run A:
// MIPS
module MIPS(
    input [15:0] data_in,
    input clk,
    input interrupt,
    input reset,
    output [15:0] data_out,
    output [15:0] pm_addr,
    input [31:0] pm_rdata,
    output dm_en,
    output dm_we,
    output [15:0] dm_addr,
    output [15:0] dm_wdata,
    input [15:0] dm_rdata
    );
clock: 12.0 ns
lec_check: 0
cap_margin: 20
cell_pad_in_sites_detail_placement: 2
core_margin: 10
core_utilization: 40
cts_cluster_diameter: 391
gpl_routability_driven: 0
max_routing_layer: met4
place_density_lb_addon: 0.13
slew_margin: 20
run.sh (not shown) runs the stock make flow with config.mk's settings and CLKGATE_MAP_FILE=.
What run B does differently from run A at the input level:
- clearing GPL_ROUTABILITY_DRIVEN, which used to be 0
- clearing MAX_ROUTING_LAYER, which used to be met4
- clearing CTS_CLUSTER_DIAMETER, which used to be 391
- swapping 10 for 2 in CORE_MARGIN
- clearing CELL_PAD_IN_SITES_DETAIL_PLACEMENT, which used to be 2
- clearing PLACE_DENSITY_LB_ADDON, which used to be 0.13
- putting SETUP_SLACK_MARGIN at 2.13 where nothing was set
- swapping 40 for 57 in CORE_UTILIZATION
- swapping 12.0 for 8.31 in the clock period (ns, I/O delays scaled along)
Findings:
The run showing the smaller power share of the sequential group is run B. Of run B and run A, it is run B that has the higher total vias in the final route. Synthesis-to-finish area growth (higher): run B. [run B] die size fell 36% relative to run A. Delta (run B minus run A): data required time at the worst endpoint lost 2.95 ns, design area picked up an extra 1800 µm², setup slack picked up an extra 0.23 ns, clock share of power lost 2.9 points, cell-internal power picked up an extra 48%. Total design power went up by more than a quarter going from run A to run B.
For run C, these inputs were changed with respect to run B:
- setting PLACE_DENSITY to 0.6 for the first time
- removing SETUP_SLACK_MARGIN (formerly 2.13)
- changing CORE_UTILIZATION from 57 to 10
- changing the clock period (ns, I/O delays scaled along) from 8.31 to 18.6
==> results <==
Run C vs run B: post-layout utilization of the core down
When run C is set beside run B, its final worst-path cycle share turns out to be 13 points smaller.
Sum of met3 wire segment lengths after detailed routing down about 28% in run C wrt run B
Run C vs run B — first-pass GRT wire length rose about 6%.
Higher delay of the slowest cell on the worst path was reported by run C, not run B.
On run C: core box area is 470% higher than what run B gave.
Compared run C vs run B, and sequential cell area share is down in run C.
Run C ends up with a critical path depth that is about 8% lower than in run B.
Compared with run B, run C shows a placed cell count that is about 90% higher.

* * *

MIPS again, from the RTL that the note above started with.
make LEC_CHECK=0 CAP_MARGIN=20 CORE_MARGIN=2 CORE_UTILIZATION=40 PLACE_DENSITY=0.6 SLEW_MARGIN=20 finish   # period 6.8 ns
The starting point finished with negative setup slack left.
Next try:
- CAP_MARGIN: 20 -> 5
- CELL_PAD_IN_SITES_DETAIL_PLACEMENT: default -> 1
- CORE_ASPECT_RATIO: default -> 0.77
- CORE_MARGIN: 2 -> 5
- GPL_ROUTABILITY_DRIVEN: default -> 0
- GPL_TIMING_DRIVEN: default -> 1
- HOLD_SLACK_MARGIN: default -> 0.26
- PLACE_DENSITY: 0.6 -> 0.37
- SETUP_SLACK_MARGIN: default -> 1.17
- SLEW_MARGIN: 20 -> 30
- TNS_END_PERCENT: default -> 15
- clock period: 6.8 -> 9.32 ns (I/O delays scaled with it)
Effect:
- With this change the flow completed with no timing, DRC or antenna violations
- design area went down by 4.5%
- area after synthesis does not change
- routed wire length went up by about 9%
- combinational power went down by about 33%
- non-clock buffer count went down by 232
- sequential power went down by 27%
Next try:
- ABC_AREA: default -> 1
- CAP_MARGIN: 5 -> 20
- CELL_PAD_IN_SITES_DETAIL_PLACEMENT: 1 -> default
- CORE_ASPECT_RATIO: 0.77 -> default
- CORE_MARGIN: 5 -> 2
- CORE_UTILIZATION: 40 -> 69
- GPL_ROUTABILITY_DRIVEN: 0 -> default
- GPL_TIMING_DRIVEN: 1 -> default
- HOLD_SLACK_MARGIN: 0.26 -> default
- PLACE_DENSITY: 0.37 -> 0.6
- SETUP_SLACK_MARGIN: 1.17 -> default
- SLEW_MARGIN: 30 -> 20
- TNS_END_PERCENT: 15 -> default
- clock period: 9.32 -> 10.9 ns (I/O delays scaled with it)
=> Cell area decreases by a few percent. Routed wire length is lower by roughly a tenth. Non-clock buffer count drops by 117. First-iteration DRC count grows by well over a third. Total power drops by about a fifth.
Next try:
- ABC_AREA: 1 -> default
- CORE_UTILIZATION: 69 -> 58
- clock period: 10.9 -> 6.37 ns (I/O delays scaled with it)
Effect: The changed run completed, yet does not pass: negative setup slack. Utilization drops by 5.4 points. Worst hold slack improves by 0.0052 ns. Design area climbs by 11%. Die area climbs by 18%. Via count climbs by 1.2%. Register-to-register slack degrades by 3.9 ns. First-iteration DRC count climbs by 1.6%. Count of clock-buffer cells in the layout drops by 4.

* * *

MIPS again, from the RTL that the note above started with.
// MIPS
module MIPS(
    input [15:0] data_in,
    input clk,
    input interrupt,
    input reset,
    output [15:0] data_out,
    output [15:0] pm_addr,
    input [31:0] pm_rdata,
    output dm_en,
    output dm_we,
    output [15:0] dm_addr,
    output [15:0] dm_wdata,
    input [15:0] dm_rdata
    );
==> flow/config.mk <==
export PLATFORM = sky130hd
export DESIGN_NAME = MIPS
export DESIGN_NICKNAME = MIPS
export VERILOG_FILES = /design/flow/design.v
export SDC_FILE = /design/flow/constraint.sdc
export NUM_CORES = 4
export LEC_CHECK = 0
export ABC_AREA = 0
export CAP_MARGIN = 20
export CELL_PAD_IN_SITES_GLOBAL_PLACEMENT = 1
export CORE_ASPECT_RATIO = 1.95
export CORE_MARGIN = 5
export CORE_UTILIZATION = 57
export CTS_CLUSTER_DIAMETER = 227
export GPL_ROUTABILITY_DRIVEN = 1
export GPL_TIMING_DRIVEN = 0
export MAX_ROUTING_LAYER = met5
export MIN_ROUTING_LAYER = met2
export PLACE_DENSITY = 0.49
export SETUP_SLACK_MARGIN = 0.02
export SLEW_MARGIN = 20
==> flow/constraint.sdc <==
create_clock -name core_clock -period 15.1 [get_ports {clk}]
set_input_delay 3.0200 -clock core_clock [delete_from_list [all_inputs] [get_ports {clk}]]
set_output_delay 3.0200 -clock core_clock [all_outputs]
set_load 0.01 [all_outputs]
The first run aborted during global routing (5_1_grt) with GRT-0116.
Change:
Settings changed: ABC_AREA 0 to unset, CELL_PAD_IN_SITES_GLOBAL_PLACEMENT 1 to unset, CORE_ASPECT_RATIO 1.95 to unset, CORE_MARGIN 5 to 2, CORE_UTILIZATION 57 to 40, CTS_CLUSTER_DIAMETER 227 to unset, GPL_ROUTABILITY_DRIVEN 1 to unset, GPL_TIMING_DRIVEN 0 to unset, MAX_ROUTING_LAYER met5 to unset, MIN_ROUTING_LAYER met2 to unset, PLACE_DENSITY 0.49 to 0.6, SETUP_SLACK_MARGIN 0.02 to unset.
Clock period 15.1 ns to 11.4 ns, I/O delays scaled along.
- The new run finished with timing, DRC and antenna clean
- area after synthesis is unchanged
- die area is higher by about 35%
- synthesized cell count is unchanged
Change:
Settings changed: CAP_MARGIN 20 to 5, CELL_PAD_IN_SITES_DETAIL_PLACEMENT set to 0, CELL_PAD_IN_SITES_GLOBAL_PLACEMENT set to 1, CORE_UTILIZATION 40 to 61, CTS_CLUSTER_DIAMETER set to 205, GPL_ROUTABILITY_DRIVEN set to 0, GPL_TIMING_DRIVEN set to 1, PLACE_DENSITY 0.6 to unset, SETUP_SLACK_MARGIN set to 1.25.
Clock period 11.4 ns to 6.41 ns, I/O delays scaled along.
Result:
- The new run finished but fails on negative setup slack
- total power goes up by 90%
- clock power increases by about 75%
- non-clock buffer count is higher by 287
Power and IR drop assume default switching activity.
